## alpha
==> flow/design.v <==
module alu_top (
    input clk,
    input [15:0] a,
    input [15:0] b,
    input [5:0] alufn,
    input fail,
    output reg z,
    output reg v,
    output reg n,
    output reg [15:0] out
  );
  reg [15:0] a_q;
  reg [15:0] b_q;
  reg [5:0] alufn_q;
  reg fail_q;
  wire alu_z;
  wire alu_v;
  wire alu_n;
  wire [15:0] alu_out;
  alu_13 alu (
    .a(a_q),
    .b(b_q),
    .alufn(alufn_q),
    .fail(fail_q),
    .z(alu_z),
    .v(alu_v),
    .n(alu_n),
    .out(alu_out)
  );
  always @(posedge clk) begin
    a_q <= a;
    b_q <= b;
    alufn_q <= alufn;
    fail_q <= fail;
    z <= alu_z;
    v <= alu_v;
    n <= alu_n;
    out <= alu_out;
  end
endmodule

module adder16_15 (
    input [5:0] alufn,
    input [15:0] a,
    input [15:0] b,
    output reg z,
    output reg v,
    output reg n,
    output reg [15:0] addOUT
  );
  reg [15:0] out;
  always @* begin
    out = $signed(a) + $signed(b ^ {5'h10{alufn[0+0-:1]}}) + alufn[0+0-:1];
    addOUT = out;
    z = (~|out);
    v = (a[15+0-:1] & (b[15+0-:1] ^ alufn[0+0-:1]) & ~out[15+0-:1]) | (~a[15+0-:1] & ~(b[15+0-:1] ^ alufn[0+0-:1]) & out[15+0-:1]);
    n = out[15+0-:1];
  end
endmodule
module bool16_16 (
    input [5:0] alufn,
    input [15:0] a,
    input [15:0] b,
    output reg [15:0] boolOUT
  );
  always @* begin
    case (alufn[0+3-:4])
      4'h6: begin
        boolOUT = a ^ b;
      end
      4'h8: begin
        boolOUT = a & b;
      end
      4'ha: begin
        boolOUT = a;
      end
      4'he: begin
        boolOUT = a | b;
      end
      default: begin
        boolOUT = 1'h0;
      end
    endcase
  end
endmodule
module shift16_17 (
    input [5:0] alufn,
    input [15:0] a,
    input [15:0] b,
    output reg [15:0] shiftOUT
  );
  always @* begin
    case (alufn[0+1-:2])
      2'h0: begin
        shiftOUT = a << b;
      end
      2'h1: begin
        shiftOUT = a >> b;
      end
      2'h3: begin
        shiftOUT = $signed(a) >>> $signed(b);
      end
      default: begin
        shiftOUT = a;
      end
    endcase
  end
endmodule
module cmp16_18 (
    input [5:0] alufn,
    input z,
    input v,
    input n,
    output reg [15:0] compOUT
  );
  always @* begin
    case (alufn[1+1-:2])
      2'h1: begin
        compOUT = {15'h0000, z};
      end
      2'h2: begin
        compOUT = {15'h0000, v ^ n};
      end
      2'h3: begin
        compOUT = {15'h0000, z | (v ^ n)};
      end
      default: begin
        compOUT = 1'h0;
      end
    endcase
  end
endmodule
module muldiv16_19 (
    input [5:0] alufn,
    input [15:0] a,
    input [15:0] b,
    output reg z,
    output reg v,
    output reg n,
    output reg [15:0] muldivOUT
  );
  reg [31:0] out;
  always @* begin
    case (alufn[1+1-:2])
      2'h1: begin
        out = $signed(a) * $signed(b);
        z = (~|(out[0+15-:16]));
        if (a != 1'h0 && $signed(out[0+15-:16]) / $signed(a) != $signed(b)) begin
          v = 1'h1;
        end else begin
          v = 1'h0;
        end
        n = a[15+0-:1] ^ b[15+0-:1];
      end
      2'h2: begin
        if (b == 1'h0) begin
          out = 1'h0;
          z = 1'h0;
          v = 1'h0;
          n = 1'h0;
        end else begin
          out = $signed(a) / $signed(b);
          z = (~|(out[0+15-:16]));
          n = a[15+0-:1] ^ b[15+0-:1];
          v = 1'h0;
        end
      end
      2'h3: begin
        if (b == 1'h0) begin
          out = 1'h0;
          z = 1'h0;
          v = 1'h0;
          n = 1'h0;
        end else begin
          out = a - (a / b * b);
          z = (~|(out[0+15-:16]));
          n = out[15+0-:1];
          v = 1'h0;
        end
      end
      default: begin
        out = 1'h0;
        z = 1'h0;
        v = 1'h0;
        n = 1'h0;
      end
    endcase
    muldivOUT = out[0+15-:16];
  end
endmodule
module alu_13 (
    input [15:0] a,
    input [15:0] b,
    input [5:0] alufn,
    input fail,
    output reg z,
    output reg v,
    output reg n,
    output reg [15:0] out
  );
  wire [1-1:0] M_adder16_z;
  wire [1-1:0] M_adder16_v;
  wire [1-1:0] M_adder16_n;
  wire [16-1:0] M_adder16_addOUT;
  reg [6-1:0] M_adder16_alufn;
  reg [16-1:0] M_adder16_a;
  reg [16-1:0] M_adder16_b;
  adder16_15 adder16 (
    .alufn(M_adder16_alufn),
    .a(M_adder16_a),
    .b(M_adder16_b),
    .z(M_adder16_z),
    .v(M_adder16_v),
    .n(M_adder16_n),
    .addOUT(M_adder16_addOUT)
  );
  wire [16-1:0] M_bool16_boolOUT;
  reg [6-1:0] M_bool16_alufn;
  reg [16-1:0] M_bool16_a;
  reg [16-1:0] M_bool16_b;
  bool16_16 bool16 (
    .alufn(M_bool16_alufn),
    .a(M_bool16_a),
    .b(M_bool16_b),
    .boolOUT(M_bool16_boolOUT)
  );
  wire [16-1:0] M_shift16_shiftOUT;
  reg [6-1:0] M_shift16_alufn;
  reg [16-1:0] M_shift16_a;
  reg [16-1:0] M_shift16_b;
  shift16_17 shift16 (
    .alufn(M_shift16_alufn),
    .a(M_shift16_a),
    .b(M_shift16_b),
    .shiftOUT(M_shift16_shiftOUT)
  );
  wire [16-1:0] M_cmp16_compOUT;
  reg [6-1:0] M_cmp16_alufn;
  reg [1-1:0] M_cmp16_z;
  reg [1-1:0] M_cmp16_v;
  reg [1-1:0] M_cmp16_n;
  cmp16_18 cmp16 (
    .alufn(M_cmp16_alufn),
    .z(M_cmp16_z),
    .v(M_cmp16_v),
    .n(M_cmp16_n),
    .compOUT(M_cmp16_compOUT)
  );
  wire [1-1:0] M_muldiv16_z;
  wire [1-1:0] M_muldiv16_v;
  wire [1-1:0] M_muldiv16_n;
  wire [16-1:0] M_muldiv16_muldivOUT;
  reg [6-1:0] M_muldiv16_alufn;
  reg [16-1:0] M_muldiv16_a;
  reg [16-1:0] M_muldiv16_b;
  muldiv16_19 muldiv16 (
    .alufn(M_muldiv16_alufn),
    .a(M_muldiv16_a),
    .b(M_muldiv16_b),
    .z(M_muldiv16_z),
    .v(M_muldiv16_v),
    .n(M_muldiv16_n),
    .muldivOUT(M_muldiv16_muldivOUT)
  );
  reg [15:0] outT;
  always @* begin
    M_adder16_alufn = alufn;
    M_adder16_a = a;
    M_adder16_b = b;
    z = M_adder16_z;
    v = M_adder16_v;
    n = M_adder16_n;
    M_bool16_alufn = alufn;
    M_bool16_a = a;
    M_bool16_b = b;
    M_shift16_alufn = alufn;
    M_shift16_a = a;
    M_shift16_b = b;
    M_cmp16_alufn = alufn;
    M_cmp16_z = M_adder16_z;
    M_cmp16_v = M_adder16_v;
    M_cmp16_n = M_adder16_n;
    M_muldiv16_alufn = alufn;
    M_muldiv16_a = a;
    M_muldiv16_b = b;
    case (alufn[4+1-:2])
      2'h0: begin
        if (alufn[1+1-:2] == 2'h0) begin
          outT = M_adder16_addOUT;
        end else begin
          outT = M_muldiv16_muldivOUT;
          z = M_muldiv16_z;
          v = M_muldiv16_v;
          n = M_muldiv16_n;
        end
      end
      2'h1: begin
        outT = M_bool16_boolOUT;
      end
      2'h2: begin
        outT = M_shift16_shiftOUT;
      end
      2'h3: begin
        outT = M_cmp16_compOUT;
      end
    endcase
    out = outT ^ fail;
  end
endmodule
make LEC_CHECK=0 ABC_AREA=1 CAP_MARGIN=25 CELL_PAD_IN_SITES_DETAIL_PLACEMENT=2 CELL_PAD_IN_SITES_GLOBAL_PLACEMENT=3 CORE_ASPECT_RATIO=1.89 CORE_MARGIN=9 CORE_UTILIZATION=27 CTS_CLUSTER_DIAMETER=395 CTS_CLUSTER_SIZE=45 GPL_ROUTABILITY_DRIVEN=0 GPL_TIMING_DRIVEN=0 HOLD_SLACK_MARGIN=0.01 MAX_ROUTING_LAYER=met4 MIN_ROUTING_LAYER=met2 PLACE_DENSITY_LB_ADDON=0.16 SETUP_SLACK_MARGIN=5.0 SLEW_MARGIN=10 finish   # period 47.4 ns
run.sh (not shown) runs the stock make flow with config.mk's settings and CLKGATE_MAP_FILE=.
Finished, but not clean: alpha, with setup timing.
Inputs modified between alpha and beta:
- CAP_MARGIN: 25 -> 20
- ABC_AREA: 1 -> unset
- CTS_CLUSTER_DIAMETER: 395 -> unset
- GPL_ROUTABILITY_DRIVEN: 0 -> unset
- CORE_UTILIZATION: 27 -> 40
- GPL_TIMING_DRIVEN: 0 -> unset
- CELL_PAD_IN_SITES_GLOBAL_PLACEMENT: 3 -> unset
- MIN_ROUTING_LAYER: met2 -> unset
- CORE_ASPECT_RATIO: 1.89 -> unset
- SLEW_MARGIN: 10 -> 20
- PLACE_DENSITY_LB_ADDON: 0.16 -> unset
- CTS_CLUSTER_SIZE: 45 -> 77
- MAX_ROUTING_LAYER: met4 -> unset
- HOLD_SLACK_MARGIN: 0.01 -> unset
- CELL_PAD_IN_SITES_DETAIL_PLACEMENT: 2 -> unset
- CORE_MARGIN: 9 -> 2
- the clock period (ns, I/O delays scaled along): 47.4 -> 80.0
[summary]
beta -> stages 100% | layout checks FAIL | capacitance limit, slew limit
Taking alpha as 1.0, beta lands at 0.55 on number of gates on the worst path with buffers counted.
beta vs alpha, first element of the critical path: alufn_q[1] vs alufn_q[5]
Cmp beta vs alpha: height of the chip lower in beta
Compared to alpha, the routing of beta uses less wire.
The following lists how gamma was set up differently from beta:
- an added CORE_ASPECT_RATIO of 0.5
- an added CTS_CLUSTER_DIAMETER of 382
- an added PLACE_DENSITY_LB_ADDON of 0.28
- a deleted SETUP_SLACK_MARGIN that had been 5.0
- a change of CAP_MARGIN from 20 to 30
- a change of SLEW_MARGIN from 20 to 5
- a change of CORE_MARGIN from 2 to 10
- an added CELL_PAD_IN_SITES_GLOBAL_PLACEMENT of 1
- a change of CTS_CLUSTER_SIZE from 77 to 100
- a change of CORE_UTILIZATION from 40 to 53
==> results <==
Looking at the reports, gamma completed the entire flow and the layout it produced met the timing, DRC and antenna checks. Diff gamma..beta | number of I/O pins | unchanged. On total routed wire length on the met1 layer: between gamma and beta, it ends up higher for beta. Met3 demand-to-capacity share in global routing: gamma and beta compared, lower one is beta. As of gamma, overall die height had fallen by more than a quarter compared to beta. Against beta, gamma comes in 18,000 um lower on overall routed net length. Changes observed in gamma relative to beta: sequential cell area share stayed essentially flat; finished layout cell area fell by about 6%; clock transition time at the flip-flop clock pins of the worst setup and hold paths fell by 0.02 ns.
Modified inputs, delta compared to gamma
- CTS_CLUSTER_DIAMETER no longer set, was 382
- CORE_ASPECT_RATIO no longer set, was 0.5
- CELL_PAD_IN_SITES_GLOBAL_PLACEMENT no longer set, was 1
- CTS_CLUSTER_SIZE no longer set, was 100
- CORE_MARGIN now 2, was 10
- CORE_UTILIZATION now 70, was 53
- SLEW_MARGIN now 20, was 5
- PLACE_DENSITY_LB_ADDON no longer set, was 0.28
- CAP_MARGIN now 5, was 30
- the clock period (ns, I/O delays scaled along) now 19.9, was 80.0
## What came out
On horizontal die size: delta sits below gamma. Against gamma, die size in delta came out better. In terms of area of the mapped netlist, gamma and delta differ only marginally. Comparing delta and gamma, the higher share of the core filled by cells before placement is on delta. As far as synthesized cell count goes, gamma and delta are indistinguishable; the numbers are identical. [compare] base=gamma new=delta: number of distinct library cells after synthesis closely matched the old numbers, global placement routability congestion went up. As the logs show, delta stopped at detailed placement (3_5_place_dp) after a tool error, so it never reached the end of the flow.
